==> inputs of job 7070 <==
==> flow/design.v (excerpt) <==
module mul(
    input  wire        clk,
    input  wire        rst,
    input  wire [63:0] lm,
    input  wire [63:0] rm,
    input  wire [1:0]  Data_type,
    output reg  [19:0] mul_out
);
Settings: LEC_CHECK=0, CAP_MARGIN=35, CELL_PAD_IN_SITES_DETAIL_PLACEMENT=2, CORE_ASPECT_RATIO=0.77, CORE_MARGIN=2, CORE_UTILIZATION=40, CTS_CLUSTER_SIZE=28, GPL_ROUTABILITY_DRIVEN=0, GPL_TIMING_DRIVEN=0, MAX_ROUTING_LAYER=met5, MIN_ROUTING_LAYER=met1, SLEW_MARGIN=5, TNS_END_PERCENT=35; clock period 11.0 ns.
run.sh (not shown) runs the stock make flow with config.mk's settings and CLKGATE_MAP_FILE=.
==> job 5067 (differences from job 7070) <==
Settings changed: CAP_MARGIN 35 to 20, CELL_PAD_IN_SITES_DETAIL_PLACEMENT 2 to default, CORE_ASPECT_RATIO 0.77 to default, CORE_UTILIZATION 40 to 71, CTS_CLUSTER_SIZE 28 to 39, GPL_ROUTABILITY_DRIVEN 0 to default, GPL_TIMING_DRIVEN 0 to default, MAX_ROUTING_LAYER met5 to default, MIN_ROUTING_LAYER met1 to default, PLACE_DENSITY from default to 0.65, SLEW_MARGIN 5 to 20, TNS_END_PERCENT 35 to default.
==> flow/constraint.sdc (replaced) <==
create_clock -name core_clock -period 5.32 [get_ports {clk}]
set_input_delay 1.0640 -clock core_clock [delete_from_list [all_inputs] [get_ports {clk}]]
set_output_delay 1.0640 -clock core_clock [all_outputs]
set_load 0.01 [all_outputs]
==> results <==
Job 7070 did not get past global routing. Job 5067 died in global routing. In area after synthesis, job 5067 and job 7070 do not differ. In synthesized cell count, job 5067 and job 7070 do not differ. In job 7070 the die area is higher than in job 5067, by 76%.

---

==> inputs of 04-22 <==
mul again, from the RTL that the note above started with.
==> flow/config.mk <==
export PLATFORM = sky130hd
export DESIGN_NAME = mul
export DESIGN_NICKNAME = mul
export VERILOG_FILES = /design/flow/design.v
export SDC_FILE = /design/flow/constraint.sdc
export NUM_CORES = 4
export LEC_CHECK = 0
export ABC_AREA = 1
export CAP_MARGIN = 35
export CELL_PAD_IN_SITES_DETAIL_PLACEMENT = 2
export CORE_ASPECT_RATIO = 0.77
export CORE_MARGIN = 2
export CORE_UTILIZATION = 40
export CTS_CLUSTER_SIZE = 73
export GPL_ROUTABILITY_DRIVEN = 0
export GPL_TIMING_DRIVEN = 0
export MAX_ROUTING_LAYER = met4
export MIN_ROUTING_LAYER = met1
export SLEW_MARGIN = 5
export TNS_END_PERCENT = 35
==> flow/constraint.sdc <==
create_clock -name core_clock -period 11.0 [get_ports {clk}]
set_input_delay 2.2000 -clock core_clock [delete_from_list [all_inputs] [get_ports {clk}]]
set_output_delay 2.2000 -clock core_clock [all_outputs]
set_load 0.01 [all_outputs]
==> 05-25 (differences from 04-22) <==
==> flow/config.mk (replaced) <==
export PLATFORM = sky130hd
export DESIGN_NAME = mul
export DESIGN_NICKNAME = mul
export VERILOG_FILES = /design/flow/design.v
export SDC_FILE = /design/flow/constraint.sdc
export NUM_CORES = 4
export LEC_CHECK = 0
export ABC_AREA = 1
export CAP_MARGIN = 20
export CORE_MARGIN = 2
export CORE_UTILIZATION = 72
export CTS_CLUSTER_DIAMETER = 227
export GPL_ROUTABILITY_DRIVEN = 0
export PLACE_DENSITY_LB_ADDON = 0.01
export SETUP_SLACK_MARGIN = 0.51
export SLEW_MARGIN = 20
==> flow/constraint.sdc (replaced) <==
create_clock -name core_clock -period 1.75 [get_ports {clk}]
set_input_delay 0.3500 -clock core_clock [delete_from_list [all_inputs] [get_ports {clk}]]
set_output_delay 0.3500 -clock core_clock [all_outputs]
set_load 0.01 [all_outputs]
==> 12-10 (differences from 04-22) <==
==> flow/config.mk (replaced) <==
export PLATFORM = sky130hd
export DESIGN_NAME = mul
export DESIGN_NICKNAME = mul
export VERILOG_FILES = /design/flow/design.v
export SDC_FILE = /design/flow/constraint.sdc
export NUM_CORES = 4
export LEC_CHECK = 0
export CAP_MARGIN = 20
export CORE_MARGIN = 2
export CORE_UTILIZATION = 65
export SLEW_MARGIN = 20
==> flow/constraint.sdc (replaced) <==
create_clock -name core_clock -period 5.26 [get_ports {clk}]
set_input_delay 1.0520 -clock core_clock [delete_from_list [all_inputs] [get_ports {clk}]]
set_output_delay 1.0520 -clock core_clock [all_outputs]
set_load 0.01 [all_outputs]
==> deck_impl_summary.md <==
Physical Implementation Snapshot

Status
  • Outcome: failed layout checks
  • SO Faults: setup timing

Pwr
  • Combinational power share: 87.6%
  • Cell Int Power: 0.0130 W

Placed design
  • Dpl cells: about 8300

Final layout
  • Inverters: 484
  • Final non-clock buffer share: 21.2%
  • Flip-flops: 156

STA
  • Post-route setup slack: -0.266 ns
  • RSZ-0062 raised after global routing: yes
  • Setup violators final: 5

Routing
  • Routed wl met2: roughly 80000 um

Critical path
  • Crit path DRT: 5.57 ns

Floorplan
  • Die Y: roughly 270 um

Logic synthesis
  • Largest cells by area: ha_1, fa_1, dfxtp_1, a21oi_1, o21ai_0
  • XOR Share, Synth: roughly 6.4%

Global route
  • GR Util met2: between 70% and 80%
The numbers above come from 12-10.

==> deck_impl_summary.md <==
Key Metrics from the Run

Status
  • Outcome: aborted with a tool error
  • Halt Stage: 3_5_place_dp
  • First Err: [ERROR DPL-0038] Utilization greater than 100%, impossible to legalize

Floorplan
  • Die Y: 247 um
  • Core Region: 58700 um2

Logic synthesis
  • Synthesized registers: 156
  • Largest cells by area: ha_1, fa_1, nand2_1, inv_1, dfxtp_1
  • Mapped Cells: 6384
  • Adder Area Share: ~30%
  • Synth warn: 8
  • Synth Area in Simple Gates: roughly a quarter
The numbers above come from 05-25.

==> deck_impl_summary.md <==
Physical Implementation Snapshot

Status
  • Outcome: complete, no violations

Logic synthesis
  • Largest cells by area: ha_1, fa_1, nand2_1, inv_1, dfxtp_1
  • XOR Share, Synth: about 2.2%

STA
  • Headroom to the max-slew limit: 21.7%
  • Setup violators final: 0
  • Post-route setup slack: 1.00 ns

Final layout
  • Inverters: 1142
  • Flip-flops: between 150 and 200
  • Final non-clock buffer share: 5.24%

Global route
  • GR Util met2: 76.4%

Pwr
  • Combinational power share: 86.8%

Floorplan
  • Num rows: 104

Routing
  • Routed wl met2: 121000 um

Placed design
  • Dpl cells: 7924
The numbers above come from 04-22.

Power figures rest on the tool's default switching activity, not on a simulated workload.
